$ cat config.mk
export PLATFORM = sky130hd
export DESIGN_NAME = DotProduct
export DESIGN_NICKNAME = DotProduct
export VERILOG_FILES = /design/flow/design.v
export SDC_FILE = /design/flow/constraint.sdc
export NUM_CORES = 4
export LEC_CHECK = 0
export CAP_MARGIN = 20
export CORE_MARGIN = 2
export CORE_UTILIZATION = 71
export SETUP_SLACK_MARGIN = 0.09
export SLEW_MARGIN = 20
$ cat design.v
module MAC(  
  input         clock,  
  input  [7:0]  io_a,  
  input  [7:0]  io_b,  
  input  [15:0] io_c,  
  output [16:0] io_y  
);
  reg [7:0] rA;  
  reg [7:0] rB;  
  reg [15:0] rC;  
  wire [15:0] mult;  
  assign mult = $signed(rA) * $signed(rB);  
  assign io_y = $signed(rC) + $signed(mult);  
  always @(posedge clock) begin
    rA <= io_a;
    rB <= io_b;
    rC <= io_c;
  end
endmodule
module Adder(  
  input         clock,  
  input  [16:0] io_a,  
  input  [16:0] io_b,  
  output [17:0] io_y  
);
  reg [16:0] rA;  
  reg [16:0] rB;  
  assign io_y = $signed(rA) + $signed(rB);  
  always @(posedge clock) begin
    rA <= io_a;
    rB <= io_b;
  end
endmodule
module Adder_8(  
  input         clock,  
  input  [17:0] io_a,  
  input  [17:0] io_b,  
  output [18:0] io_y  
);
  reg [17:0] rA;  
  reg [17:0] rB;  
  assign io_y = $signed(rA) + $signed(rB);  
  always @(posedge clock) begin
    rA <= io_a;
    rB <= io_b;
  end
endmodule
module Adder_12(  
  input         clock,  
  input  [18:0] io_a,  
  input  [18:0] io_b,  
  output [19:0] io_y  
);
  reg [18:0] rA;  
  reg [18:0] rB;  
  assign io_y = $signed(rA) + $signed(rB);  
  always @(posedge clock) begin
    rA <= io_a;
    rB <= io_b;
  end
endmodule
module Adder_14(  
  input         clock,  
  input  [19:0] io_a,  
  input  [19:0] io_b,  
  output [20:0] io_y  
);
  reg [19:0] rA;  
  reg [19:0] rB;  
  assign io_y = $signed(rA) + $signed(rB);  
  always @(posedge clock) begin
    rA <= io_a;
    rB <= io_b;
  end
endmodule
module DotProduct(  
  input         clock,  
  input  [7:0]  io_a_0,
  input  [7:0]  io_a_1,
  input  [7:0]  io_a_2,
  input  [7:0]  io_a_3,
  input  [7:0]  io_a_4,
  input  [7:0]  io_a_5,
  input  [7:0]  io_a_6,
  input  [7:0]  io_a_7,
  input  [7:0]  io_a_8,
  input  [7:0]  io_a_9,
  input  [7:0]  io_a_10,
  input  [7:0]  io_a_11,
  input  [7:0]  io_a_12,
  input  [7:0]  io_a_13,
  input  [7:0]  io_a_14,
  input  [7:0]  io_a_15,
  input  [7:0]  io_b_0,  
  input  [7:0]  io_b_1,  
  input  [7:0]  io_b_2,  
  input  [7:0]  io_b_3,  
  input  [7:0]  io_b_4,  
  input  [7:0]  io_b_5,  
  input  [7:0]  io_b_6,  
  input  [7:0]  io_b_7,  
  input  [7:0]  io_b_8,  
  input  [7:0]  io_b_9,  
  input  [7:0]  io_b_10,  
  input  [7:0]  io_b_11,  
  input  [7:0]  io_b_12,  
  input  [7:0]  io_b_13,  
  input  [7:0]  io_b_14,  
  input  [7:0]  io_b_15,  
  output [20:0] io_y  
);
  wire  m_0_clock;  
  wire [7:0] m_0_io_a;  
  wire [7:0] m_0_io_b;  
  wire [15:0] m_0_io_c;  
  wire [16:0] m_0_io_y;  
  wire  m_1_clock;  
  wire [7:0] m_1_io_a;  
  wire [7:0] m_1_io_b;  
  wire [15:0] m_1_io_c;  
  wire [16:0] m_1_io_y;  
  wire  m_2_clock;  
  wire [7:0] m_2_io_a;  
  wire [7:0] m_2_io_b;  
  wire [15:0] m_2_io_c;  
  wire [16:0] m_2_io_y;  
  wire  m_3_clock;  
  wire [7:0] m_3_io_a;  
  wire [7:0] m_3_io_b;  
  wire [15:0] m_3_io_c;  
  wire [16:0] m_3_io_y;  
  wire  m_4_clock;  
  wire [7:0] m_4_io_a;  
  wire [7:0] m_4_io_b;  
  wire [15:0] m_4_io_c;  
  wire [16:0] m_4_io_y;  
  wire  m_5_clock;  
  wire [7:0] m_5_io_a;  
  wire [7:0] m_5_io_b;  
  wire [15:0] m_5_io_c;  
  wire [16:0] m_5_io_y;  
  wire  m_6_clock;  
  wire [7:0] m_6_io_a;  
  wire [7:0] m_6_io_b;  
  wire [15:0] m_6_io_c;  
  wire [16:0] m_6_io_y;  
  wire  m_7_clock;  
  wire [7:0] m_7_io_a;  
  wire [7:0] m_7_io_b;  
  wire [15:0] m_7_io_c;  
  wire [16:0] m_7_io_y;  
  wire  m_8_clock;  
  wire [7:0] m_8_io_a;  
  wire [7:0] m_8_io_b;  
  wire [15:0] m_8_io_c;  
  wire [16:0] m_8_io_y;  
  wire  m_9_clock;  
  wire [7:0] m_9_io_a;  
  wire [7:0] m_9_io_b;  
  wire [15:0] m_9_io_c;  
  wire [16:0] m_9_io_y;  
  wire  m_10_clock;  
  wire [7:0] m_10_io_a;  
  wire [7:0] m_10_io_b;  
  wire [15:0] m_10_io_c;  
  wire [16:0] m_10_io_y;  
  wire  m_11_clock;  
  wire [7:0] m_11_io_a;  
  wire [7:0] m_11_io_b;  
  wire [15:0] m_11_io_c;  
  wire [16:0] m_11_io_y;  
  wire  m_12_clock;  
  wire [7:0] m_12_io_a;  
  wire [7:0] m_12_io_b;  
  wire [15:0] m_12_io_c;  
  wire [16:0] m_12_io_y;  
  wire  m_13_clock;  
  wire [7:0] m_13_io_a;  
  wire [7:0] m_13_io_b;  
  wire [15:0] m_13_io_c;  
  wire [16:0] m_13_io_y;  
  wire  m_14_clock;  
  wire [7:0] m_14_io_a;  
  wire [7:0] m_14_io_b;  
  wire [15:0] m_14_io_c;  
  wire [16:0] m_14_io_y;  
  wire  m_15_clock;  
  wire [7:0] m_15_io_a;  
  wire [7:0] m_15_io_b;  
  wire [15:0] m_15_io_c;  
  wire [16:0] m_15_io_y;  
  wire  a_0_0_clock;  
  wire [16:0] a_0_0_io_a;  
  wire [16:0] a_0_0_io_b;  
  wire [17:0] a_0_0_io_y;  
  wire  a_0_1_clock;  
  wire [16:0] a_0_1_io_a;  
  wire [16:0] a_0_1_io_b;  
  wire [17:0] a_0_1_io_y;  
  wire  a_0_2_clock;  
  wire [16:0] a_0_2_io_a;  
  wire [16:0] a_0_2_io_b;  
  wire [17:0] a_0_2_io_y;  
  wire  a_0_3_clock;  
  wire [16:0] a_0_3_io_a;  
  wire [16:0] a_0_3_io_b;  
  wire [17:0] a_0_3_io_y;  
  wire  a_0_4_clock;  
  wire [16:0] a_0_4_io_a;  
  wire [16:0] a_0_4_io_b;  
  wire [17:0] a_0_4_io_y;  
  wire  a_0_5_clock;  
  wire [16:0] a_0_5_io_a;  
  wire [16:0] a_0_5_io_b;  
  wire [17:0] a_0_5_io_y;  
  wire  a_0_6_clock;  
  wire [16:0] a_0_6_io_a;  
  wire [16:0] a_0_6_io_b;  
  wire [17:0] a_0_6_io_y;  
  wire  a_0_7_clock;  
  wire [16:0] a_0_7_io_a;  
  wire [16:0] a_0_7_io_b;  
  wire [17:0] a_0_7_io_y;  
  wire  a_1_0_clock;  
  wire [17:0] a_1_0_io_a;  
  wire [17:0] a_1_0_io_b;  
  wire [18:0] a_1_0_io_y;  
  wire  a_1_1_clock;  
  wire [17:0] a_1_1_io_a;  
  wire [17:0] a_1_1_io_b;  
  wire [18:0] a_1_1_io_y;  
  wire  a_1_2_clock;  
  wire [17:0] a_1_2_io_a;  
  wire [17:0] a_1_2_io_b;  
  wire [18:0] a_1_2_io_y;  
  wire  a_1_3_clock;  
  wire [17:0] a_1_3_io_a;  
  wire [17:0] a_1_3_io_b;  
  wire [18:0] a_1_3_io_y;  
  wire  a_2_0_clock;  
  wire [18:0] a_2_0_io_a;  
  wire [18:0] a_2_0_io_b;  
  wire [19:0] a_2_0_io_y;  
  wire  a_2_1_clock;  
  wire [18:0] a_2_1_io_a;  
  wire [18:0] a_2_1_io_b;  
  wire [19:0] a_2_1_io_y;  
  wire  a_3_0_clock;  
  wire [19:0] a_3_0_io_a;  
  wire [19:0] a_3_0_io_b;  
  wire [20:0] a_3_0_io_y;  
  MAC m_0 (  
    .clock(m_0_clock),
    .io_a(m_0_io_a),
    .io_b(m_0_io_b),
    .io_c(m_0_io_c),
    .io_y(m_0_io_y)
  );
  MAC m_1 (  
    .clock(m_1_clock),
    .io_a(m_1_io_a),
    .io_b(m_1_io_b),
    .io_c(m_1_io_c),
    .io_y(m_1_io_y)
  );
  MAC m_2 (  
    .clock(m_2_clock),
    .io_a(m_2_io_a),
    .io_b(m_2_io_b),
    .io_c(m_2_io_c),
    .io_y(m_2_io_y)
  );
  MAC m_3 (  
    .clock(m_3_clock),
    .io_a(m_3_io_a),
    .io_b(m_3_io_b),
    .io_c(m_3_io_c),
    .io_y(m_3_io_y)
  );
  MAC m_4 (  
    .clock(m_4_clock),
    .io_a(m_4_io_a),
    .io_b(m_4_io_b),
    .io_c(m_4_io_c),
    .io_y(m_4_io_y)
  );
  MAC m_5 (  
    .clock(m_5_clock),
    .io_a(m_5_io_a),
    .io_b(m_5_io_b),
    .io_c(m_5_io_c),
    .io_y(m_5_io_y)
  );
  MAC m_6 (  
    .clock(m_6_clock),
    .io_a(m_6_io_a),
    .io_b(m_6_io_b),
    .io_c(m_6_io_c),
    .io_y(m_6_io_y)
  );
  MAC m_7 (  
    .clock(m_7_clock),
    .io_a(m_7_io_a),
    .io_b(m_7_io_b),
    .io_c(m_7_io_c),
    .io_y(m_7_io_y)
  );
  MAC m_8 (  
    .clock(m_8_clock),
    .io_a(m_8_io_a),
    .io_b(m_8_io_b),
    .io_c(m_8_io_c),
    .io_y(m_8_io_y)
  );
  MAC m_9 (  
    .clock(m_9_clock),
    .io_a(m_9_io_a),
    .io_b(m_9_io_b),
    .io_c(m_9_io_c),
    .io_y(m_9_io_y)
  );
  MAC m_10 (  
    .clock(m_10_clock),
    .io_a(m_10_io_a),
    .io_b(m_10_io_b),
    .io_c(m_10_io_c),
    .io_y(m_10_io_y)
  );
  MAC m_11 (  
    .clock(m_11_clock),
    .io_a(m_11_io_a),
    .io_b(m_11_io_b),
    .io_c(m_11_io_c),
    .io_y(m_11_io_y)
  );
  MAC m_12 (  
    .clock(m_12_clock),
    .io_a(m_12_io_a),
    .io_b(m_12_io_b),
    .io_c(m_12_io_c),
    .io_y(m_12_io_y)
  );
  MAC m_13 (  
    .clock(m_13_clock),
    .io_a(m_13_io_a),
    .io_b(m_13_io_b),
    .io_c(m_13_io_c),
    .io_y(m_13_io_y)
  );
  MAC m_14 (  
    .clock(m_14_clock),
    .io_a(m_14_io_a),
    .io_b(m_14_io_b),
    .io_c(m_14_io_c),
    .io_y(m_14_io_y)
  );
  MAC m_15 (  
    .clock(m_15_clock),
    .io_a(m_15_io_a),
    .io_b(m_15_io_b),
    .io_c(m_15_io_c),
    .io_y(m_15_io_y)
  );
  Adder a_0_0 (  
    .clock(a_0_0_clock),
    .io_a(a_0_0_io_a),
    .io_b(a_0_0_io_b),
    .io_y(a_0_0_io_y)
  );
  Adder a_0_1 (  
    .clock(a_0_1_clock),
    .io_a(a_0_1_io_a),
    .io_b(a_0_1_io_b),
    .io_y(a_0_1_io_y)
  );
  Adder a_0_2 (  
    .clock(a_0_2_clock),
    .io_a(a_0_2_io_a),
    .io_b(a_0_2_io_b),
    .io_y(a_0_2_io_y)
  );
  Adder a_0_3 (  
    .clock(a_0_3_clock),
    .io_a(a_0_3_io_a),
    .io_b(a_0_3_io_b),
    .io_y(a_0_3_io_y)
  );
  Adder a_0_4 (  
    .clock(a_0_4_clock),
    .io_a(a_0_4_io_a),
    .io_b(a_0_4_io_b),
    .io_y(a_0_4_io_y)
  );
  Adder a_0_5 (  
    .clock(a_0_5_clock),
    .io_a(a_0_5_io_a),
    .io_b(a_0_5_io_b),
    .io_y(a_0_5_io_y)
  );
  Adder a_0_6 (  
    .clock(a_0_6_clock),
    .io_a(a_0_6_io_a),
    .io_b(a_0_6_io_b),
    .io_y(a_0_6_io_y)
  );
  Adder a_0_7 (  
    .clock(a_0_7_clock),
    .io_a(a_0_7_io_a),
    .io_b(a_0_7_io_b),
    .io_y(a_0_7_io_y)
  );
  Adder_8 a_1_0 (  
    .clock(a_1_0_clock),
    .io_a(a_1_0_io_a),
    .io_b(a_1_0_io_b),
    .io_y(a_1_0_io_y)
  );
  Adder_8 a_1_1 (  
    .clock(a_1_1_clock),
    .io_a(a_1_1_io_a),
    .io_b(a_1_1_io_b),
    .io_y(a_1_1_io_y)
  );
  Adder_8 a_1_2 (  
    .clock(a_1_2_clock),
    .io_a(a_1_2_io_a),
    .io_b(a_1_2_io_b),
    .io_y(a_1_2_io_y)
  );
  Adder_8 a_1_3 (  
    .clock(a_1_3_clock),
    .io_a(a_1_3_io_a),
    .io_b(a_1_3_io_b),
    .io_y(a_1_3_io_y)
  );
  Adder_12 a_2_0 (  
    .clock(a_2_0_clock),
    .io_a(a_2_0_io_a),
    .io_b(a_2_0_io_b),
    .io_y(a_2_0_io_y)
  );
  Adder_12 a_2_1 (  
    .clock(a_2_1_clock),
    .io_a(a_2_1_io_a),
    .io_b(a_2_1_io_b),
    .io_y(a_2_1_io_y)
  );
  Adder_14 a_3_0 (  
    .clock(a_3_0_clock),
    .io_a(a_3_0_io_a),
    .io_b(a_3_0_io_b),
    .io_y(a_3_0_io_y)
  );
  assign io_y = a_3_0_io_y;  
  assign m_0_clock = clock;  
  assign m_0_io_a = io_a_0;  
  assign m_0_io_b = io_b_0;  
  assign m_0_io_c = 16'sh0;  
  assign m_1_clock = clock;  
  assign m_1_io_a = io_a_1;  
  assign m_1_io_b = io_b_1;  
  assign m_1_io_c = 16'sh0;  
  assign m_2_clock = clock;  
  assign m_2_io_a = io_a_2;  
  assign m_2_io_b = io_b_2;  
  assign m_2_io_c = 16'sh0;  
  assign m_3_clock = clock;  
  assign m_3_io_a = io_a_3;  
  assign m_3_io_b = io_b_3;  
  assign m_3_io_c = 16'sh0;  
  assign m_4_clock = clock;  
  assign m_4_io_a = io_a_4;  
  assign m_4_io_b = io_b_4;  
  assign m_4_io_c = 16'sh0;  
  assign m_5_clock = clock;  
  assign m_5_io_a = io_a_5;  
  assign m_5_io_b = io_b_5;  
  assign m_5_io_c = 16'sh0;  
  assign m_6_clock = clock;  
  assign m_6_io_a = io_a_6;  
  assign m_6_io_b = io_b_6;  
  assign m_6_io_c = 16'sh0;  
  assign m_7_clock = clock;  
  assign m_7_io_a = io_a_7;  
  assign m_7_io_b = io_b_7;  
  assign m_7_io_c = 16'sh0;  
  assign m_8_clock = clock;  
  assign m_8_io_a = io_a_8;  
  assign m_8_io_b = io_b_8;  
  assign m_8_io_c = 16'sh0;  
  assign m_9_clock = clock;  
  assign m_9_io_a = io_a_9;  
  assign m_9_io_b = io_b_9;  
  assign m_9_io_c = 16'sh0;  
  assign m_10_clock = clock;  
  assign m_10_io_a = io_a_10;  
  assign m_10_io_b = io_b_10;  
  assign m_10_io_c = 16'sh0;  
  assign m_11_clock = clock;  
  assign m_11_io_a = io_a_11;  
  assign m_11_io_b = io_b_11;  
  assign m_11_io_c = 16'sh0;  
  assign m_12_clock = clock;  
  assign m_12_io_a = io_a_12;  
  assign m_12_io_b = io_b_12;  
  assign m_12_io_c = 16'sh0;  
  assign m_13_clock = clock;  
  assign m_13_io_a = io_a_13;  
  assign m_13_io_b = io_b_13;  
  assign m_13_io_c = 16'sh0;  
  assign m_14_clock = clock;  
  assign m_14_io_a = io_a_14;  
  assign m_14_io_b = io_b_14;  
  assign m_14_io_c = 16'sh0;  
  assign m_15_clock = clock;  
  assign m_15_io_a = io_a_15;  
  assign m_15_io_b = io_b_15;  
  assign m_15_io_c = 16'sh0;  
  assign a_0_0_clock = clock;  
  assign a_0_0_io_a = m_0_io_y;  
  assign a_0_0_io_b = m_1_io_y;  
  assign a_0_1_clock = clock;  
  assign a_0_1_io_a = m_2_io_y;  
  assign a_0_1_io_b = m_3_io_y;  
  assign a_0_2_clock = clock;  
  assign a_0_2_io_a = m_4_io_y;  
  assign a_0_2_io_b = m_5_io_y;  
  assign a_0_3_clock = clock;  
  assign a_0_3_io_a = m_6_io_y;  
  assign a_0_3_io_b = m_7_io_y;  
  assign a_0_4_clock = clock;  
  assign a_0_4_io_a = m_8_io_y;  
  assign a_0_4_io_b = m_9_io_y;  
  assign a_0_5_clock = clock;  
  assign a_0_5_io_a = m_10_io_y;  
  assign a_0_5_io_b = m_11_io_y;  
  assign a_0_6_clock = clock;  
  assign a_0_6_io_a = m_12_io_y;  
  assign a_0_6_io_b = m_13_io_y;  
  assign a_0_7_clock = clock;  
  assign a_0_7_io_a = m_14_io_y;  
  assign a_0_7_io_b = m_15_io_y;  
  assign a_1_0_clock = clock;  
  assign a_1_0_io_a = a_0_0_io_y;  
  assign a_1_0_io_b = a_0_1_io_y;  
  assign a_1_1_clock = clock;  
  assign a_1_1_io_a = a_0_2_io_y;  
  assign a_1_1_io_b = a_0_3_io_y;  
  assign a_1_2_clock = clock;  
  assign a_1_2_io_a = a_0_4_io_y;  
  assign a_1_2_io_b = a_0_5_io_y;  
  assign a_1_3_clock = clock;  
  assign a_1_3_io_a = a_0_6_io_y;  
  assign a_1_3_io_b = a_0_7_io_y;  
  assign a_2_0_clock = clock;  
  assign a_2_0_io_a = a_1_0_io_y;  
  assign a_2_0_io_b = a_1_1_io_y;  
  assign a_2_1_clock = clock;  
  assign a_2_1_io_a = a_1_2_io_y;  
  assign a_2_1_io_b = a_1_3_io_y;  
  assign a_3_0_clock = clock;  
  assign a_3_0_io_a = a_2_0_io_y;  
  assign a_3_0_io_b = a_2_1_io_y;  
endmodule
$ cat constraint.sdc
create_clock -name core_clock -period 3.15 [get_ports {clock}]
set_input_delay 0.6300 -clock core_clock [delete_from_list [all_inputs] [get_ports {clock}]]
set_output_delay 0.6300 -clock core_clock [all_outputs]
set_load 0.01 [all_outputs]
$ cat run.sh
#!/bin/bash
# the make line also repeats each setting of config.mk as NAME=value (left out here)
make -C /OpenROAD-flow-scripts/flow DESIGN_CONFIG=/design/flow/config.mk WORK_HOME=/design/flow/orfs CLKGATE_MAP_FILE= finish
==> results.sh, run 1 <==
# physical design summary
export IMPL_nets=10000
export IMPL_final_area_sq_um=87200
export IMPL_clkTransAtPathRegs_ns=0.07
export IMPL_grt_pass1_vias=58900
export IMPL_ys_seq_share_pct=22.9
export IMPL_p_int_mw=57.4
export IMPL_vias=61800
export IMPL_worstHoldStart="io_b_10[2]"
export IMPL_dr_pass1_iters=9
export IMPL_cp_depth=18
export IMPL_drt_vias_per_instance=6.53
export IMPL_fill_cells=2728
export IMPL_r2r_start="m_15.rB[0]$_DFF_P_"
export IMPL_combPwrFrac_pct=75.0
export IMPL_cts_max_level=3
export IMPL_ys_top_cells_by_area="fa_1 (27%), dfxtp_1 (23%), ha_1 (13%), inv_1 (8.2%), and2_1 (6.5%)"
export IMPL_grt_total_usage_pct=39.1
export IMPL_maxSlewHeadroom_pct=18.1
export IMPL_hpwl_um=125000
export IMPL_top_logic_kind="adder cells"
export IMPL_whs_endpoint="m_10.rB[2]$_DFF_P_"
export IMPL_drt_wl_total_um=258000
export IMPL_syn_inst=6888
export IMPL_switching_share_pct=47.8
export IMPL_skew_ns=0.0385
export IMPL_dpl_instance_area_sq_um=77800
export IMPL_holdPathStages=1
export IMPL_clkPwrFrac_pct=10.3
export IMPL_synthXorXnorAreaFrac_pct=5.41
export IMPL_top_power_group="combinational cells"
export IMPL_drc_errors=0
export IMPL_cts_sinks=758
export IMPL_cp_num_buf_inv=5
export IMPL_synth_avg_cell_area_sq_um=9.63
export IMPL_chipArea_sq_um=95900
export IMPL_worstReg2RegEnd="a_0_7.rB[14]$_DFF_P_"
export IMPL_root_buffer="clkbuf_16"
export IMPL_ys_sh_simple_pct=14.4
export IMPL_final_antenna_net_count=0
export IMPL_adder_share_pct=40.5
export IMPL_ir_drop_uv=920
export IMPL_rsz0062_at_grt="true"
export IMPL_rr_worst_depth=18
export IMPL_yosysMostFrequentCell="inv_1"
export IMPL_synthArstFlopShare_pct=0
export IMPL_pin_count=278
export IMPL_flop_cell="dfxtp_1"
export IMPL_switching_power_mw=52.6
export IMPL_pg_clk_mw=11.3
export IMPL_grt_max_degree=16
export IMPL_yosysCellCount=6888
export IMPL_cp_start_kind="flop"
export IMPL_antenna_found_initial=35
export IMPL_hold_viol=0
export IMPL_common_cells="inv_1 (1447), fa_1 (895), dfxtp_1 (758)"
export IMPL_portBuffers=277
export IMPL_worstSetupEndpoint="a_0_7.rB[14]$_DFF_P_"
export IMPL_fmax_mhz=197
export IMPL_setup_worst_path_class="flop to flop"
export IMPL_yosysChipArea_sq_um=66300
export IMPL_drt_iter0_markers=8045
export IMPL_ys_warn_count=5
export IMPL_warnings=32
export IMPL_aoi_share_pct=8.13
export IMPL_worstPathArrival_ns=5.63
export IMPL_pg_seq_mw=16.2
export IMPL_die_h_um=310
export IMPL_cts_tree="yes"
export IMPL_mux_share_pct=0.389
export IMPL_wl_per_cell_um=27.3
export IMPL_clk_path_buf_depth=3
export IMPL_critPathTopFamily="adder cells"
export IMPL_grt_pass1_wl_um=296000
export IMPL_grt_overflow=0
export IMPL_gp_congestion=0.927
export IMPL_edf_count=0
export IMPL_period_used_pct=161
export IMPL_cellPowerDensity_nw_per_um2=1260
export IMPL_initCoreUtil_pct=71.4
export IMPL_hold_buffers=0
export IMPL_die_width_um=310
export IMPL_maxCapViolCount=0
export IMPL_crit_path_cell_trace="buf_4 -> and2_1 -> ha_4 -> inv_1 -> fa_1 -> inv_2 -> ha_4 -> inv_2 -> fa_1 -> buf_4 -> fa_2 -> nor2b_4 -> o21ai_4 -> a21boi_2 -> o21ai_2 -> a21oi_2 -> nor2_2 -> o311ai_1"
export IMPL_seq_power_share_pct=14.7
export IMPL_fin_ws_ns=-1.93
export IMPL_post_route_min_period_ns=5.08
export IMPL_fin_util_pct=93.8
export IMPL_top_area_cell="fa_1"
export IMPL_floorplan_nets=8755
export IMPL_clk_latency_ns=0.71
export IMPL_crit_start="m_15.rB[0]$_DFF_P_"
export IMPL_worst_pin_slew_ns=1.22
export IMPL_cts_buffers=84
export IMPL_setup_viol=191
export IMPL_end_kind="flop"
export IMPL_required_ns=3.70
export IMPL_rows=112
export IMPL_path_max_fanout=4
export IMPL_hold_class="input pin to flop"
export IMPL_ys_flops=758
export IMPL_syn_to_final_growth_pct=31.5
export IMPL_netlist_area_leader_share_pct=27.0
export IMPL_p_comb_mw=82.5
export IMPL_p_leak_nw=41.1
export IMPL_drv_slew=0
export IMPL_max_stage_delay_ns=0.87
export IMPL_status="failed layout checks"
export IMPL_ys_types=74
export IMPL_r2r_slack_ns=-1.93
export IMPL_synth_area_sq_um=66300
export IMPL_fp_coreArea_sq_um=92900
export IMPL_slowest_stage="fa_1"
export IMPL_check_faults="setup timing"
timing repair:
action,CTS,global route
endpoints found under the setup margin,195,196
buffers inserted,94,101
pin swaps,313,442
resized,706,825
metrics by stage:
step	instances	total power [mW]	worst slack, ns	TNS, ns	hold slack [ns]
2_1_floorplan	6888	56.8	-0.781	-52.45	0.420
3_3_place_gp	9164	74.4	-0.949	-88.83	0.437
3_5_place_dp	9164	76.7	-1.03	-99.03	0.428
4_1_cts	9396	92.8	-0.926	-95.12	0.349
5_1_grt	9459	114	-2.15	-171.94	0.330
6_report	9472	110	-1.93	-155.81	0.341
per-layer routing:
metal / GRT usage (%) / up-vias / share of wire [%]
met2: 68.5 / 5719 / 45
li1: - / 24200 / -
met3: 6.59 / 2767 / 12
met4: 21.2 / 30 / 12
met1: 45.7 / 29100 / 31
met5: 0 / - / 0.094
cell type report:
cell class	count	area, sq um	area share, %
diodes	16	40.0	0.0459
well taps	1254	1570	1.80
clock inverters	40	586	0.672
multi-input cells	4676	51100	58.6
inverters	1448	5470	6.27
flip-flops and latches	758	15800	18.2
repair buffers	1167	10100	11.6
clock buffers	113	2460	2.82
==> inputs of run 2 (changes only) <==
- CORE_UTILIZATION: 71 -> 41
- CTS_CLUSTER_SIZE: default -> 47
- GPL_ROUTABILITY_DRIVEN: default -> 1
- SETUP_SLACK_MARGIN: 0.09 -> 0.88
- TNS_END_PERCENT: default -> 30
- clock period: 3.15 -> 7.75 ns (I/O delays scaled with it)
==> run 2 against run 1 <==
Now clean on timing, DRC and antenna. Total power is 71% lower. Cell area is 14% lower. Non-clock buffer count is 890 lower. Sequential share of layout area is 2.0 points higher. Final cell count is 0.17% higher. Clock skew hardly changed. First-iteration DRC count is 76% lower. Critical endpoint is now io_y[16].
==> results.sh, run 2 <==
# physical design summary
export IMPL_ir_drop_uv=303
export IMPL_clkTransAtPathRegs_ns=0.06
export IMPL_period_used_pct=68.6
export IMPL_chipArea_sq_um=165000
export IMPL_root_buffer="clkbuf_16"
export IMPL_grt_pass1_wl_um=238000
export IMPL_r2r_slack_ns=3.09
export IMPL_adder_share_pct=40.5
export IMPL_floorplan_nets=8755
export IMPL_cp_num_buf_inv=2
export IMPL_antenna_found_initial=9
export IMPL_nets=9120
export IMPL_worst_pin_slew_ns=0.864
export IMPL_fmax_mhz=188
export IMPL_whs_endpoint="a_1_3.rB[0]$_DFF_P_"
export IMPL_cts_buffers=92
export IMPL_maxCapViolCount=0
export IMPL_initCoreUtil_pct=41.3
export IMPL_worstHoldStart="a_0_7.rA[0]$_DFF_P_"
export IMPL_p_leak_nw=35.9
export IMPL_flop_cell="dfxtp_1"
export IMPL_max_stage_delay_ns=0.63
export IMPL_antennaDiodeCount=0
export IMPL_combPwrFrac_pct=64.6
export IMPL_cp_start_kind="flop"
export IMPL_switching_share_pct=43.9
export IMPL_maxSlewHeadroom_pct=40.9
export IMPL_grt_total_usage_pct=17.7
export IMPL_hold_buffers=0
export IMPL_clkPwrFrac_pct=15.4
export IMPL_fin_util_pct=46.8
export IMPL_p_comb_mw=20.6
export IMPL_final_antenna_net_count=0
export IMPL_p_total_mw=31.9
export IMPL_synth_area_sq_um=66300
export IMPL_yosysMostFrequentCell="inv_1"
export IMPL_grt_overflow=0
export IMPL_rsz0062_at_grt="false"
export IMPL_critPathTopFamily="AND-OR/OR-AND gates"
export IMPL_fp_coreArea_sq_um=161000
export IMPL_crit_start="a_3_0.rB[0]$_DFF_P_"
export IMPL_top_area_cell="fa_1"
export IMPL_status="no timing/DRC/antenna violations"
export IMPL_drc_errors=0
export IMPL_fill_cells=15200
export IMPL_r2r_start="m_6.rA[4]$_DFF_P_"
export IMPL_setup_viol=0
export IMPL_worstSetupEndpoint="io_y[16]"
export IMPL_portBuffers=277
export IMPL_edf_count=0
export IMPL_netlist_area_leader_share_pct=27.0
export IMPL_hold_class="flop to flop"
export IMPL_syn_inst=6888
export IMPL_grt_pass1_vias=47100
export IMPL_holdPathStages=1
export IMPL_seq_power_share_pct=20.1
export IMPL_synthXorXnorAreaFrac_pct=5.41
export IMPL_switching_power_mw=14.0
export IMPL_yosysChipArea_sq_um=66300
export IMPL_grt_max_degree=14
export IMPL_pg_seq_mw=6.40
export IMPL_slowest_stage="clkdlybuf4s50_1"
export IMPL_mux_share_pct=0.389
export IMPL_cp_depth=11
export IMPL_vias=44800
export IMPL_clk_latency_ns=0.71
export IMPL_post_route_min_period_ns=5.31
export IMPL_yosysCellCount=6888
export IMPL_finalSetupTns_ns=0
export IMPL_clk_path_buf_depth=3
export IMPL_aoi_share_pct=8.13
export IMPL_crit_path_cell_trace="ha_1 -> inv_1 -> fa_1 -> nor2b_1 -> o21ai_0 -> a21boi_1 -> o221ai_2 -> o21ai_1 -> a21oi_1 -> o211ai_1 -> clkdlybuf4s50_1"
export IMPL_ys_flops=758
export IMPL_ys_top_cells_by_area="fa_1 (27%), dfxtp_1 (23%), ha_1 (13%), inv_1 (8.2%), and2_1 (6.5%)"
export IMPL_cts_sinks=758
export IMPL_post_cts_buffers=0
export IMPL_warnings=26
export IMPL_ys_types=74
export IMPL_die_h_um=406
export IMPL_drt_iter0_markers=1940
export IMPL_cellPowerDensity_nw_per_um2=424
export IMPL_cts_tree="yes"
export IMPL_wl_per_cell_um=14.8
export IMPL_rr_worst_depth=16
export IMPL_skew_ns=0.0382
export IMPL_ys_warn_count=5
export IMPL_ys_sh_simple_pct=14.4
export IMPL_synth_avg_cell_area_sq_um=9.63
export IMPL_syn_to_final_growth_pct=13.4
export IMPL_p_int_mw=17.9
export IMPL_die_width_um=406
export IMPL_rows=147
export IMPL_worstReg2RegEnd="a_0_3.rA[14]$_DFF_P_"
export IMPL_cts_resized=0
export IMPL_drt_vias_per_instance=4.72
export IMPL_path_max_fanout=4
export IMPL_end_kind="output pin"
export IMPL_dr_pass1_iters=6
export IMPL_common_cells="inv_1 (1447), fa_1 (895), dfxtp_1 (758)"
export IMPL_drt_wl_total_um=140000
export IMPL_synthArstFlopShare_pct=0
export IMPL_ys_seq_share_pct=22.9
export IMPL_hpwl_um=116000
export IMPL_hold_viol=0
export IMPL_holdWs_ns=0.445
export IMPL_required_ns=6.20
export IMPL_setup_worst_path_class="flop to output pin"
export IMPL_worstPathArrival_ns=3.76
export IMPL_cts_max_level=3
export IMPL_top_logic_kind="adder cells"
export IMPL_gp_congestion=0.859
export IMPL_top_power_group="combinational cells"
export IMPL_drv_slew=0
export IMPL_pg_clk_mw=4.89
export IMPL_pin_count=278
run 2: layout make-up:
cell class | count | area (sq um) | area share (%)
multi-input cells | 4676 | 45700 | 60.7
inverters | 1448 | 5440 | 7.23
repair buffers | 277 | 2770 | 3.69
flip-flops and latches | 758 | 15200 | 20.2
well taps | 2160 | 2700 | 3.59
clock inverters | 59 | 946 | 1.26
clock buffers | 110 | 2490 | 3.31
run 2: per-layer routing:
metal | share of wire (%) | vias to the layer above | global-route usage (%)
li1 | - | 22300 | -
met3 | 4.1 | 185 | 2.80
met4 | 2.5 | 2 | 4.59
met1 | 48 | 21600 | 25.0
met5 | 0.0093 | - | 0
met2 | 45 | 683 | 28.4
run 2: per-stage QoR:
step / setup WS, ns / std cells / area [sq um]
2_1_floorplan: 3.53 / 6888 / 66300
3_5_place_dp: 3.08 / 9319 / 71800
3_3_place_gp: 3.15 / 9319 / 71800
6_report: 2.44 / 9488 / 75200
4_1_cts: 2.36 / 9488 / 75200
5_1_grt: 2.01 / 9488 / 75200
==> inputs of run 3 (changes only) <==
- ABC_AREA: default -> 0
- CORE_ASPECT_RATIO: default -> 0.5
- CORE_UTILIZATION: 41 -> 72
- CTS_CLUSTER_DIAMETER: default -> 261
- CTS_CLUSTER_SIZE: 47 -> 99
- GPL_ROUTABILITY_DRIVEN: 1 -> default
- PLACE_DENSITY: default -> 0.42
- SETUP_SLACK_MARGIN: 0.88 -> 0.36
- TNS_END_PERCENT: 30 -> 5
- clock period: 7.75 -> 1.25 ns (I/O delays scaled with it)
==> run 3 against run 2 <==
The flow now stops in 5_1_grt. Synthesized cell count is the same. Die area shrank 43%. Synthesized area is the same.
==> results.sh, run 3 <==
# yosys + openroad results
export IMPL_placed_cells_incl_taps=9691
export IMPL_netlist_area_leader_share_pct=27.0
export IMPL_cts_sinks=758
export IMPL_pin_count=278
export IMPL_gp_congestion=0.924
export IMPL_grt_total_usage_pct=69.2
export IMPL_aoi_share_pct=8.13
export IMPL_top_logic_kind="adder cells"
export IMPL_yosysMostFrequentCell="inv_1"
export IMPL_die_width_um=433
export IMPL_rows=78
export IMPL_synth_area_sq_um=66300
export IMPL_synthArstFlopShare_pct=0
export IMPL_syn_inst=6888
export IMPL_yosysCellCount=6888
export IMPL_clk_path_buf_depth=3
export IMPL_edf_count=0
export IMPL_ys_sh_simple_pct=14.4
export IMPL_floorplan_nets=8755
export IMPL_adder_share_pct=40.5
export IMPL_grt_overflow=65
export IMPL_ys_top_cells_by_area="fa_1 (27%), dfxtp_1 (23%), ha_1 (13%), inv_1 (8.2%), and2_1 (6.5%)"
export IMPL_ys_types=74
export IMPL_post_place_ws_ns=-3.24
export IMPL_mux_share_pct=0.389
export IMPL_initCoreUtil_pct=72.9
export IMPL_yosysChipArea_sq_um=66300
export IMPL_synth_avg_cell_area_sq_um=9.63
export IMPL_top_area_cell="fa_1"
export IMPL_status="stopped before the end"
export IMPL_ys_warn_count=5
export IMPL_hpwl_um=150000
export IMPL_ys_flops=758
export IMPL_tool_error="[ERROR GRT-0116] Global routing finished with congestion. Check the congestion regions in the DRC Viewer."
export IMPL_die_h_um=219
export IMPL_root_buffer="clkbuf_16"
export IMPL_fp_coreArea_sq_um=91000
export IMPL_portBuffers=277
export IMPL_cts_max_level=1
export IMPL_cts_buffers=11
export IMPL_haltStage="5_1_grt"
export IMPL_ys_seq_share_pct=22.9
export IMPL_synthXorXnorAreaFrac_pct=5.41
export IMPL_flop_cell="dfxtp_1"
export IMPL_chipArea_sq_um=94700
export IMPL_common_cells="inv_1 (1447), fa_1 (895), dfxtp_1 (758)"
[run 3: stage by stage]
stage / setup TNS (ns) / hold slack, ns / instance area, sq um
after floorplan: -518.90 / 0.278 / 67300
after global placement: -627.12 / 0.440 / 81300
after detailed placement: -684.84 / 0.443 / 81300
after CTS: -703.56 / 0.00142 / 85800
[run 3: repair_timing]
action,in CTS
endpoints found under the setup margin,496
hold buffers,223
endpoints found under the hold margin,223
buffers inserted,62
resized,483
pin swaps,170
[run 3: routing by layer]
metal	track usage, %	GRT overflow
met3	51.2	17
met5	31.9	0
met2	90.1	14
met1	67.2	1
met4	67.9	33
==> inputs of run 4 (changes only) <==
- ABC_AREA: 0 -> default
- CAP_MARGIN: 20 -> 30
- CORE_ASPECT_RATIO: 0.5 -> default
- CTS_CLUSTER_DIAMETER: 261 -> default
- CTS_CLUSTER_SIZE: 99 -> default
- GPL_TIMING_DRIVEN: default -> 1
- HOLD_SLACK_MARGIN: default -> 0.3
- PLACE_DENSITY: 0.42 -> default
- SETUP_SLACK_MARGIN: 0.36 -> -0.25
- SLEW_MARGIN: 20 -> 40
- TNS_END_PERCENT: 5 -> default
- clock period: 1.25 -> 3.76 ns (I/O delays scaled with it)
==> run 4 against run 3 <==
The layout now fails its checks (setup timing). Synthesized cell count did not move. Synthesized area did not move. Die area decreased by 0.16%.
==> results.sh, run 4 <==
# physical design summary
export IMPL_slowest_stage="fa_1"
export IMPL_ys_seq_share_pct=22.9
export IMPL_p_total_mw=82.3
export IMPL_pg_seq_mw=13.2
export IMPL_worst_pin_slew_ns=0.680
export IMPL_cts_tree="yes"
export IMPL_wl_per_cell_um=22.8
export IMPL_pin_count=278
export IMPL_aoi_share_pct=8.13
export IMPL_die_width_um=308
export IMPL_finalSetupTns_ns=-43.74
export IMPL_rr_worst_depth=14
export IMPL_setup_viol=136
export IMPL_holdPathStages=1
export IMPL_synth_area_sq_um=66300
export IMPL_syn_to_final_growth_pct=27.1
export IMPL_fmax_mhz=210
export IMPL_fill_cells=3311
export IMPL_switching_share_pct=46.1
export IMPL_hold_class="flop to flop"
export IMPL_hold_viol=0
export IMPL_r2r_start="m_8.rB[2]$_DFF_P_"
export IMPL_cp_start_kind="flop"
export IMPL_maxSlewHeadroom_pct=54.4
export IMPL_max_stage_delay_ns=0.65
export IMPL_skew_ns=0.0241
export IMPL_initCoreUtil_pct=72.5
export IMPL_top_logic_kind="adder cells"
export IMPL_drv_slew=0
export IMPL_mux_share_pct=0.389
export IMPL_worstPathArrival_ns=5.38
export IMPL_drt_wl_total_um=214000
export IMPL_die_h_um=308
export IMPL_fin_ws_ns=-1.00
export IMPL_critPathMostFrequentCell="fa_1"
export IMPL_clk_path_buf_depth=3
export IMPL_floorplan_nets=8755
export IMPL_netlist_area_leader_share_pct=27.0
export IMPL_dr_pass1_iters=6
export IMPL_ys_top_cells_by_area="fa_1 (27%), dfxtp_1 (23%), ha_1 (13%), inv_1 (8.2%), and2_1 (6.5%)"
export IMPL_synthXorXnorAreaFrac_pct=5.41
export IMPL_clkPwrFrac_pct=11.2
export IMPL_critPathTopFamily="adder cells"
export IMPL_adder_share_pct=40.5
export IMPL_vias=57000
export IMPL_post_route_min_period_ns=4.76
export IMPL_wl_met1_um=73200
export IMPL_antenna_found_initial=17
export IMPL_whs_endpoint="a_2_1.rB[0]$_DFF_P_"
export IMPL_end_kind="flop"
export IMPL_ys_warn_count=5
export IMPL_crit_path_cell_trace="nand2_1 -> inv_1 -> fa_1 -> fa_1 -> fa_1 -> inv_1 -> fa_1 -> inv_1 -> ha_1 -> nand3_1 -> nor3_2 -> a2111oi_4 -> a21oi_2 -> xnor2_1"
export IMPL_p_comb_mw=59.8
export IMPL_fp_coreArea_sq_um=91500
export IMPL_gp_congestion=0.917
export IMPL_setup_worst_path_class="flop to flop"
export IMPL_hold_buffers=0
export IMPL_yosysMostFrequentCell="inv_1"
export IMPL_portBuffers=277
export IMPL_ys_sh_simple_pct=14.4
export IMPL_crit_start="m_8.rB[2]$_DFF_P_"
export IMPL_seq_area_sq_um=15700
export IMPL_drc_errors=0
export IMPL_grt_max_degree=14
export IMPL_edf_count=0
export IMPL_maxCapViolCount=0
export IMPL_rsz0062_at_grt="true"
export IMPL_nets=9984
export IMPL_cts_buffers=85
export IMPL_cts_max_level=3
export IMPL_clk_latency_ns=0.70
export IMPL_combPwrFrac_pct=72.7
export IMPL_ys_flops=758
export IMPL_hpwl_um=122000
export IMPL_yosysCellCount=6888
export IMPL_cp_depth=14
export IMPL_drt_iter0_markers=5197
export IMPL_yosysChipArea_sq_um=66300
export IMPL_top_area_cell="fa_1"
export IMPL_grt_total_usage_pct=37.4
export IMPL_path_max_fanout=6
export IMPL_grt_pass1_vias=57400
export IMPL_comb_area_sq_um=49200
export IMPL_ys_types=74
export IMPL_synth_avg_cell_area_sq_um=9.63
export IMPL_ir_drop_uv=614
export IMPL_check_faults="setup timing"
export IMPL_syn_inst=6888
export IMPL_warnings=32
export IMPL_pg_clk_mw=9.21
export IMPL_cp_num_buf_inv=3
export IMPL_period_used_pct=127
export IMPL_cellPowerDensity_nw_per_um2=976
export IMPL_root_buffer="clkbuf_16"
export IMPL_clkTransAtPathRegs_ns=0.07
export IMPL_common_cells="inv_1 (1447), fa_1 (895), dfxtp_1 (758)"
export IMPL_switching_power_mw=37.9
export IMPL_worstSetupEndpoint="a_0_4.rA[15]$_DFF_P_"
export IMPL_p_leak_nw=40.4
export IMPL_flop_cell="dfxtp_1"
export IMPL_cts_sinks=758
export IMPL_final_antenna_net_count=0
export IMPL_status="failed layout checks"
export IMPL_synthArstFlopShare_pct=0
export IMPL_p_int_mw=44.4
export IMPL_grt_overflow=0
export IMPL_top_layer="met5"
export IMPL_wl_met3_um=19300
export IMPL_seq_power_share_pct=16.1
export IMPL_worstReg2RegEnd="a_0_4.rA[15]$_DFF_P_"
export IMPL_chipArea_sq_um=94600
export IMPL_rows=111
export IMPL_worstHoldStart="a_1_3.rA[0]$_DFF_P_"
export IMPL_top_power_group="combinational cells"
export IMPL_met2_length_um=104000
export IMPL_r2r_slack_ns=-1.00
export IMPL_required_ns=4.38
export IMPL_drt_vias_per_instance=6.07
export IMPL_grt_pass1_wl_um=284000
[run 4: through the flow]
step | hold WS [ns] | utilization [%] | instances | setup slack, ns | cell area (sq um)
finish | 0.447 | 92.1 | 9386 | -1.00 | 84300
floorplan | 0.420 | - | 6888 | -0.271 | 66500
detailed placement | 0.435 | 83.7 | 9130 | -0.625 | 76600
CTS | 0.447 | 89.4 | 9334 | -0.418 | 81800
global placement | 0.428 | 83.7 | 9130 | -0.451 | 76600
global route | 0.455 | 92.1 | 9380 | -1.02 | 84300
[run 4: area by class of cell]
cell class | count | area share [%]
multi-input combinational | 4676 | 58.3
sequential | 758 | 18.6
timing repair buffer | 1148 | 11.2
inverter | 1448 | 6.46
clock buffer | 115 | 2.87
tap | 1186 | 1.76
clock inverter | 43 | 0.733
antenna | 12 | 0.0356
[run 4: what timing repair did]
action,CTS,global route
setup buffers,78,92
endpoints found under the setup margin,87,99
pin swaps,215,358
resized,565,591
[run 4: layer usage]
layer	vias up	GRT usage [%]
met5	-	0
met4	8	16.3
met3	1511	5.98
met2	3856	66.1
met1	27600	45.1
li1	24100	-
==> inputs of run 5 (changes only) <==
- CAP_MARGIN: 30 -> 20
- CORE_UTILIZATION: 72 -> 70
- GPL_TIMING_DRIVEN: 1 -> default
- HOLD_SLACK_MARGIN: 0.3 -> default
- MAX_ROUTING_LAYER: default -> met4
- SETUP_SLACK_MARGIN: -0.25 -> default
- SLEW_MARGIN: 40 -> 20
- clock period: 3.76 -> 4.12 ns (I/O delays scaled with it)
==> run 5 against run 4 <==
Still fails the layout checks on setup timing. Global-route usage decreased by 4.2 points. Non-clock buffer count decreased by 180. Total power decreased by 16%. Via count decreased by 11%. Utilization decreased by 4.3 points. Cell area decreased by 2.5%. Worst hold slack improved by 0.0053 ns. Critical path type unchanged. Largest power group unchanged.
==> results.sh, run 5 <==
# physical design summary
export IMPL_status="failed layout checks"
export IMPL_check_faults="setup timing"
export IMPL_top_power_group="combinational cells"
export IMPL_top_logic_kind="adder cells"
export IMPL_pin_count=278
export IMPL_worstReg2RegEnd="a_0_6.rB[15]$_DFF_P_"
export IMPL_synth_area_sq_um=66300
export IMPL_met2_length_um=84500
export IMPL_cp_num_buf_inv=4
export IMPL_crit_start="m_13.rA[3]$_DFF_P_"
export IMPL_synthArstFlopShare_pct=0
export IMPL_crit_path_cell_trace="buf_6 -> buf_4 -> and2_4 -> fa_1 -> fa_1 -> fa_1 -> inv_1 -> fa_1 -> inv_2 -> ha_4 -> o21a_1 -> nor2_2 -> a21oi_2 -> a41o_1 -> o41ai_2 -> xnor2_1"
export IMPL_ys_sh_simple_pct=14.4
export IMPL_skew_ns=0.0213
export IMPL_rows=112
export IMPL_slowest_stage="fa_1"
export IMPL_setup_viol=15
export IMPL_period_used_pct=105
export IMPL_synth_avg_cell_area_sq_um=9.63
export IMPL_critPathTopFamily="adder cells"
export IMPL_die_h_um=312
export IMPL_max_stage_delay_ns=0.58
export IMPL_fp_coreArea_sq_um=93600
export IMPL_r2r_slack_ns=-0.21
export IMPL_cts_max_level=3
export IMPL_adder_share_pct=40.5
export IMPL_cp_start_kind="flop"
export IMPL_syn_inst=6888
export IMPL_syn_to_final_growth_pct=23.9
export IMPL_hold_viol=0
export IMPL_clkTransAtPathRegs_ns=0.06
export IMPL_drt_iter0_markers=3137
export IMPL_ys_flops=758
export IMPL_ys_warn_count=5
export IMPL_vias=50700
export IMPL_drt_vias_per_instance=5.47
export IMPL_final_area_sq_um=82200
export IMPL_flop_cell="dfxtp_1"
export IMPL_rsz0062_at_grt="true"
export IMPL_grt_pass1_vias=52600
export IMPL_yosysCellCount=6888
export IMPL_yosysMostFrequentCell="inv_1"
export IMPL_netlist_area_leader_share_pct=27.0
export IMPL_maxSlewHeadroom_pct=55.4
export IMPL_top_area_cell="fa_1"
export IMPL_pg_seq_mw=11.9
export IMPL_switching_share_pct=44.6
export IMPL_worstPathArrival_ns=4.92
export IMPL_common_cells="inv_1 (1447), fa_1 (895), dfxtp_1 (758)"
export IMPL_whs_endpoint="a_2_0.rB[0]$_DFF_P_"
export IMPL_cts_buffers=86
export IMPL_rr_worst_depth=16
export IMPL_worstHoldStart="a_1_1.rA[0]$_DFF_P_"
export IMPL_fin_util_pct=87.8
export IMPL_clk_latency_ns=0.69
export IMPL_cts_sinks=758
export IMPL_r2r_start="m_13.rA[3]$_DFF_P_"
export IMPL_finalSetupTns_ns=-0.820
export IMPL_clk_path_buf_depth=3
export IMPL_cp_depth=16
export IMPL_edf_count=0
export IMPL_grt_total_usage_pct=33.2
export IMPL_drt_wl_total_um=165000
export IMPL_cellPowerDensity_nw_per_um2=842
export IMPL_portBuffers=277
export IMPL_seq_power_share_pct=17.2
export IMPL_fin_ws_ns=-0.208
export IMPL_clkPwrFrac_pct=11.8
export IMPL_drc_errors=0
export IMPL_grt_pass1_wl_um=255000
export IMPL_p_comb_mw=49.1
export IMPL_floorplan_nets=8755
export IMPL_synthXorXnorAreaFrac_pct=5.41
export IMPL_drv_slew=0
export IMPL_p_leak_nw=39.4
export IMPL_ir_drop_uv=577
export IMPL_dr_pass1_iters=5
export IMPL_initCoreUtil_pct=70.8
export IMPL_die_width_um=312
export IMPL_end_kind="flop"
export IMPL_ys_types=74
export IMPL_cts_tree="yes"
export IMPL_post_route_min_period_ns=4.33
export IMPL_mux_share_pct=0.389
export IMPL_wl_met3_um=8660
export IMPL_pg_clk_mw=8.20
export IMPL_maxCapViolCount=0
export IMPL_wl_met1_um=66000
export IMPL_ys_seq_share_pct=22.9
export IMPL_worstSetupEndpoint="a_0_6.rB[15]$_DFF_P_"
export IMPL_p_int_mw=38.4
export IMPL_chipArea_sq_um=97200
export IMPL_grt_max_degree=18
export IMPL_root_buffer="clkbuf_16"
export IMPL_setup_worst_path_class="flop to flop"
export IMPL_path_max_fanout=5
export IMPL_dpl_instance_area_sq_um=75100
export IMPL_holdPathStages=1
export IMPL_hpwl_um=119000
export IMPL_antenna_found_initial=6
export IMPL_post_place_ws_ns=-0.253
export IMPL_fmax_mhz=231
export IMPL_warnings=32
export IMPL_hold_class="flop to flop"
export IMPL_wl_per_cell_um=17.8
export IMPL_grt_overflow=0
export IMPL_top_layer="met4"
export IMPL_nets=9805
export IMPL_ys_top_cells_by_area="fa_1 (27%), dfxtp_1 (23%), ha_1 (13%), inv_1 (8.2%), and2_1 (6.5%)"
export IMPL_switching_power_mw=30.9
export IMPL_critPathMostFrequentCell="fa_1"
export IMPL_combPwrFrac_pct=71.0
export IMPL_required_ns=4.71
export IMPL_gp_congestion=0.933
export IMPL_worst_pin_slew_ns=0.663
export IMPL_aoi_share_pct=8.13
export IMPL_yosysChipArea_sq_um=66300
export IMPL_hold_buffers=0
export IMPL_final_antenna_net_count=0
[run 5: repair_timing]
item                                   in CTS  in global routing
cloned                                      0                  0
endpoints found under the hold margin       0                  0
setup endpoints to repair                  72                 90
pin swaps                                 118                311
resized                                   340                662
setup buffers                              42                 64
[run 5: layout make-up]
class,instances,area [sq um]
Antenna cell,6,15.0
Clock buffer,107,2360
Clock inverter,49,652
Fill cell,4612,11400
Inverter,1448,5440
Multi-Input combinational cell,4676,48400
Sequential cell,758,15600
Tap cell,1254,1570
Timing Repair Buffer,968,8150
[run 5: stage by stage]
| step | power, mW | cells | hold WS (ns) |
|---|---|---|---|
| 2_1_floorplan | 41.2 | 6888 | 0.420 |
| 3_3_place_gp | 52.7 | 9009 | 0.430 |
| 3_5_place_dp | 53.9 | 9009 | 0.440 |
| 4_1_cts | 64.3 | 9207 | 0.454 |
| 5_1_grt | 74.6 | 9266 | 0.482 |
| 6_report | 69.2 | 9266 | 0.453 |
[run 5: layer usage]
layer  vias to the layer above  GRT usage, %
li1                      23700             -
met1                     25100          40.9
met2                      1492          56.8
met3                       399          4.65
met4                         0          10.2
met5                         -             -
==> inputs of run 6 (changes only) <==
- CAP_MARGIN: 20 -> 15
- CORE_UTILIZATION: 70 -> 72
- HOLD_SLACK_MARGIN: default -> -0.09
- TNS_END_PERCENT: default -> 75
- clock period: 4.12 -> 3.88 ns (I/O delays scaled with it)
==> run 6 against run 5 <==
Critical path type unchanged. The layout still fails its checks (setup timing). Global-route usage grew 6.2 points. Final cell count is the same. Non-clock buffer count grew 66. Count of clock-buffer cells in the layout grew 2. Synthesized area is the same. Utilization grew 3.8 points.
==> results.sh, run 6 <==
# physical design summary
export IMPL_netlist_area_leader_share_pct=27.0
export IMPL_syn_inst=6888
export IMPL_ys_seq_share_pct=22.9
export IMPL_drc_errors=0
export IMPL_grt_pass1_vias=57700
export IMPL_syn_to_final_growth_pct=26.5
export IMPL_nets=9871
export IMPL_p_total_mw=80.5
export IMPL_status="failed layout checks"
export IMPL_setup_viol=96
export IMPL_clkTransAtPathRegs_ns=0.06
export IMPL_ys_flops=758
export IMPL_post_route_min_period_ns=4.49
export IMPL_cp_num_buf_inv=5
export IMPL_fin_util_pct=91.6
export IMPL_worstSetupEndpoint="a_0_2.rA[15]$_DFF_P_"
export IMPL_antenna_found_initial=4
export IMPL_r2r_slack_ns=-0.61
export IMPL_p_comb_mw=58.7
export IMPL_critPathMostFrequentCell="fa_1"
export IMPL_required_ns=4.43
export IMPL_pin_count=278
export IMPL_combPwrFrac_pct=72.9
export IMPL_grt_overflow=0
export IMPL_maxSlewHeadroom_pct=48.2
export IMPL_cts_sinks=758
export IMPL_portBuffers=277
export IMPL_p_int_mw=43.4
export IMPL_p_leak_nw=40.0
export IMPL_die_h_um=308
export IMPL_floorplan_nets=8755
export IMPL_common_cells="inv_1 (1447), fa_1 (895), dfxtp_1 (758)"
export IMPL_r2r_start="m_4.rB[4]$_DFF_P_"
export IMPL_ys_sh_simple_pct=14.4
export IMPL_fp_coreArea_sq_um=91500
export IMPL_dpl_instance_area_sq_um=75800
export IMPL_rr_worst_depth=16
export IMPL_yosysCellCount=6888
export IMPL_crit_start="m_4.rB[4]$_DFF_P_"
export IMPL_drt_vias_per_instance=6.04
export IMPL_worst_pin_slew_ns=0.769
export IMPL_cts_tree="yes"
export IMPL_synthArstFlopShare_pct=0
export IMPL_synth_area_sq_um=66300
export IMPL_holdWs_ns=0.452
export IMPL_worstHoldStart="a_0_4.rA[0]$_DFF_P_"
export IMPL_drv_slew=0
export IMPL_warnings=32
export IMPL_yosysChipArea_sq_um=66300
export IMPL_critPathTopFamily="adder cells"
export IMPL_chipArea_sq_um=94600
export IMPL_vias=56000
export IMPL_slowest_stage="fa_1"
export IMPL_die_width_um=308
export IMPL_top_area_cell="fa_1"
export IMPL_skew_ns=0.0299
export IMPL_fin_ws_ns=-0.608
export IMPL_worstPathArrival_ns=5.04
export IMPL_synth_avg_cell_area_sq_um=9.63
export IMPL_rows=111
export IMPL_cts_max_level=3
export IMPL_final_area_sq_um=83900
export IMPL_worstReg2RegEnd="a_0_2.rA[15]$_DFF_P_"
export IMPL_ys_types=74
export IMPL_path_max_fanout=5
export IMPL_cp_depth=16
export IMPL_period_used_pct=116
export IMPL_yosysMostFrequentCell="inv_1"
export IMPL_ir_drop_uv=553
export IMPL_final_antenna_net_count=0
export IMPL_switching_share_pct=46.2
export IMPL_pg_seq_mw=12.7
export IMPL_clk_path_buf_depth=3
export IMPL_seq_power_share_pct=15.8
export IMPL_drt_wl_total_um=207000
export IMPL_hpwl_um=120000
export IMPL_clkPwrFrac_pct=11.3
export IMPL_fmax_mhz=223
export IMPL_drt_iter0_markers=5205
export IMPL_aoi_share_pct=8.13
export IMPL_whs_endpoint="a_1_2.rA[0]$_DFF_P_"
export IMPL_max_stage_delay_ns=0.66
export IMPL_cts_buffers=86
export IMPL_grt_pass1_wl_um=291000
export IMPL_pg_clk_mw=9.07
export IMPL_flop_cell="dfxtp_1"
export IMPL_gp_congestion=0.906
export IMPL_synthXorXnorAreaFrac_pct=5.41
export IMPL_holdPathStages=1
export IMPL_seq_area_sq_um=15800
export IMPL_dr_pass1_iters=6
export IMPL_rsz0062_at_grt="true"
export IMPL_cellPowerDensity_nw_per_um2=960
export IMPL_crit_path_cell_trace="buf_6 -> buf_4 -> nand2_1 -> fa_1 -> inv_1 -> fa_1 -> fa_1 -> inv_1 -> fa_1 -> inv_1 -> ha_4 -> nand3_1 -> nand2_1 -> a41o_1 -> o22a_1 -> xnor2_1"
export IMPL_grt_total_usage_pct=39.4
export IMPL_ys_warn_count=5
export IMPL_ys_top_cells_by_area="fa_1 (27%), dfxtp_1 (23%), ha_1 (13%), inv_1 (8.2%), and2_1 (6.5%)"
export IMPL_setup_worst_path_class="flop to flop"
export IMPL_switching_power_mw=37.2
export IMPL_top_power_group="combinational cells"
export IMPL_initCoreUtil_pct=72.5
export IMPL_maxCapViolCount=0
export IMPL_cp_start_kind="flop"
export IMPL_root_buffer="clkbuf_16"
export IMPL_end_kind="flop"
export IMPL_top_logic_kind="adder cells"
export IMPL_check_faults="setup timing"
export IMPL_grt_max_degree=14
export IMPL_fill_cells=3431
export IMPL_hold_class="flop to flop"
export IMPL_edf_count=0
export IMPL_clk_latency_ns=0.70
export IMPL_adder_share_pct=40.5
export IMPL_wl_per_cell_um=22.3
export IMPL_comb_area_sq_um=49300
export IMPL_hold_viol=0
export IMPL_mux_share_pct=0.389
run 6: metal layers:
layer	GRT usage [%]	wire, um	vias to the layer above	part of all wire (%)
met3	5.48	17000	1347	8.2
met4	16.9	15600	0	7.6
met2	67.0	99800	3684	48
li1	-	-	23900	-
met5	-	0	-	0
met1	47.2	74200	27000	36
run 6: area by class of cell:
class / count / area share (%)
well taps: 1186 / 1.77
repair buffers: 1034 / 10.3
flip-flops and latches: 758 / 18.9
clock inverters: 50 / 0.847
clock buffers: 109 / 2.83
diodes: 5 / 0.0149
multi-input cells: 4676 / 58.8
inverters: 1448 / 6.50
run 6: what timing repair did:
action / CTS / global route
endpoints found under the setup margin: 95 / 118
resized: 736 / 499
buffers inserted: 83 / 50
endpoints found under the hold margin: 0 / 0
hold buffers: 0 / 0
pin swaps: 268 / 301
run 6: through the flow:
step	setup slack, ns	std cells	setup TNS (ns)
after global placement	-0.329	8985	-9.34
after CTS	-0.213	9225	-4.98
after floorplan	-0.0545	6888	-0.244
after detailed placement	-0.410	8985	-15.74
final	-0.608	9266	-21.97
after global routing	-0.714	9265	-32.35
==> inputs of run 7 (changes only) <==
- CAP_MARGIN: 15 -> 5
- CORE_MARGIN: 2 -> 5
- CORE_UTILIZATION: 72 -> 66
- GPL_TIMING_DRIVEN: default -> 1
- HOLD_SLACK_MARGIN: -0.09 -> default
- MAX_ROUTING_LAYER: met4 -> default
- PLACE_DENSITY: default -> 0.53
- SETUP_SLACK_MARGIN: default -> -0.35
- SLEW_MARGIN: 20 -> 40
- TNS_END_PERCENT: 75 -> default
- clock period: 3.88 -> 4.62 ns (I/O delays scaled with it)
==> run 7 against run 6 <==
Still fails the layout checks on setup timing. Via count shrank 18%. Utilization is 18 points lower. Synthesized cell count unchanged. Largest power group unchanged.
==> results.sh, run 7 <==
# physical design summary
export IMPL_holdWs_ns=0.446
export IMPL_required_ns=3.70
export IMPL_critPathMostFrequentCell="a31oi_1"
export IMPL_final_antenna_net_count=0
export IMPL_flop_cell="dfxtp_1"
export IMPL_yosysCellCount=6888
export IMPL_pg_clk_mw=7.16
export IMPL_hold_class="flop to flop"
export IMPL_root_buffer="clkbuf_16"
export IMPL_rows=116
export IMPL_netlist_area_leader_share_pct=27.0
export IMPL_cts_max_level=3
export IMPL_floorplan_nets=8755
export IMPL_placed_cells_incl_taps=8478
export IMPL_max_stage_delay_ns=0.67
export IMPL_top_power_group="combinational cells"
export IMPL_end_kind="output pin"
export IMPL_cts_tree="yes"
export IMPL_fin_ws_ns=-0.108
export IMPL_worstHoldStart="a_0_5.rA[0]$_DFF_P_"
export IMPL_grt_pass1_vias=48200
export IMPL_aoi_share_pct=8.13
export IMPL_drt_vias_per_instance=5.29
export IMPL_drc_errors=0
export IMPL_post_route_min_period_ns=4.73
export IMPL_ir_drop_uv=414
export IMPL_antennaDiodeCount=0
export IMPL_period_used_pct=102
export IMPL_cp_start_kind="flop"
export IMPL_clk_latency_ns=0.66
export IMPL_grt_total_usage_pct=26.2
export IMPL_critPathTopFamily="AND-OR/OR-AND gates"
export IMPL_die_width_um=327
export IMPL_fmax_mhz=212
export IMPL_setup_worst_path_class="flop to output pin"
export IMPL_drt_wl_total_um=135000
export IMPL_stdcell_count=8637
export IMPL_common_cells="inv_1 (1447), fa_1 (895), dfxtp_1 (758)"
export IMPL_slowest_stage="clkdlybuf4s50_1"
export IMPL_adder_share_pct=40.5
export IMPL_switching_power_mw=23.6
export IMPL_clk_path_buf_depth=3
export IMPL_final_area_sq_um=73800
export IMPL_ys_sh_simple_pct=14.4
export IMPL_syn_inst=6888
export IMPL_seq_power_share_pct=20.1
export IMPL_synth_area_sq_um=66300
export IMPL_worst_pin_slew_ns=0.701
export IMPL_crit_start="a_3_0.rB[1]$_DFF_P_"
export IMPL_antenna_found_initial=3
export IMPL_portBuffers=277
export IMPL_die_h_um=327
export IMPL_p_total_mw=52.9
export IMPL_ys_warn_count=5
export IMPL_syn_to_final_growth_pct=11.3
export IMPL_grt_overflow=0
export IMPL_maxCapViolCount=0
export IMPL_grt_pass1_wl_um=233000
export IMPL_dr_pass1_iters=6
export IMPL_vias=45700
export IMPL_path_max_fanout=3
export IMPL_ys_types=74
export IMPL_synthXorXnorAreaFrac_pct=5.41
export IMPL_worstReg2RegEnd="a_0_1.rA[14]$_DFF_P_"
export IMPL_pg_seq_mw=10.7
export IMPL_cts_buffers=85
export IMPL_cp_num_buf_inv=1
export IMPL_pin_count=278
export IMPL_rsz0062_at_grt="true"
export IMPL_whs_endpoint="a_1_2.rB[0]$_DFF_P_"
export IMPL_dpl_instance_area_sq_um=70900
export IMPL_mux_share_pct=0.389
export IMPL_ys_top_cells_by_area="fa_1 (27%), dfxtp_1 (23%), ha_1 (13%), inv_1 (8.2%), and2_1 (6.5%)"
export IMPL_top_area_cell="fa_1"
export IMPL_p_comb_mw=35.1
export IMPL_clkTransAtPathRegs_ns=0.06
export IMPL_p_int_mw=29.4
export IMPL_holdPathStages=1
export IMPL_gp_congestion=0.895
export IMPL_rr_worst_depth=16
export IMPL_hold_buffers=0
export IMPL_drv_slew=0
export IMPL_edf_count=0
export IMPL_p_leak_nw=35.8
export IMPL_worstPathArrival_ns=3.80
export IMPL_switching_share_pct=44.5
export IMPL_maxSlewHeadroom_pct=52.9
export IMPL_ys_flops=758
export IMPL_combPwrFrac_pct=66.3
export IMPL_hpwl_um=111000
export IMPL_top_logic_kind="adder cells"
export IMPL_post_cts_buffers=0
export IMPL_worstSetupEndpoint="io_y[19]"
export IMPL_chipArea_sq_um=107000
export IMPL_r2r_start="m_2.rB[2]$_DFF_P_"
export IMPL_drt_iter0_markers=2259
export IMPL_r2r_slack_ns=0.10
export IMPL_yosysMostFrequentCell="inv_1"
export IMPL_synthArstFlopShare_pct=0
export IMPL_nets=9134
export IMPL_ys_seq_share_pct=22.9
export IMPL_warnings=29
export IMPL_yosysChipArea_sq_um=66300
export IMPL_status="failed layout checks"
export IMPL_fp_coreArea_sq_um=100000
export IMPL_cp_depth=9
export IMPL_check_faults="setup timing"
export IMPL_cellPowerDensity_nw_per_um2=716
export IMPL_skew_ns=0.0242
export IMPL_initCoreUtil_pct=66.3
export IMPL_synth_avg_cell_area_sq_um=9.63
export IMPL_clkPwrFrac_pct=13.5
export IMPL_hold_viol=0
export IMPL_cts_sinks=758
export IMPL_setup_viol=4
export IMPL_crit_path_cell_trace="ha_1 -> a211oi_1 -> o21ai_0 -> a21oi_1 -> o211ai_1 -> a31oi_1 -> a21boi_0 -> a31oi_1 -> clkdlybuf4s50_1"
export IMPL_wl_per_cell_um=15.6
export IMPL_grt_max_degree=15
[run 7: per-layer routing]
metal | vias to the layer above | track usage, % | routed length, um
met5 | - | 0 | 0
met3 | 205 | 3.82 | 6200
met1 | 22300 | 35.4 | 59700
met2 | 855 | 44.7 | 65300
met4 | 0 | 6.63 | 3620
li1 | 22400 | - | -
[run 7: what timing repair did]
item | CTS | global route
pin swaps | 1 | 1
resized | 1 | 1
gates cloned | 0 | 0
setup endpoints to repair | 2 | 2
[run 7: cell type report]
cell class	count	area, sq um
timing repair buffer	298	2930
multi-input combinational	4676	45700
inverter	1448	5440
clock inverter	53	611
fill	7526	26200
clock buffer	106	2380
sequential	758	15200
tap	1298	1620
[run 7: through the flow]
step           setup WS (ns)  utilization [%]  setup TNS (ns)
4_1_cts               -0.272             73.8          -0.826
3_3_place_gp           0.188             70.8               0
5_1_grt               -0.350             73.8           -3.57
2_1_floorplan          0.398                -               0
3_5_place_dp           0.165             70.8               0
6_report              -0.108             73.8          -0.416
Power and IR drop assume default switching activity.
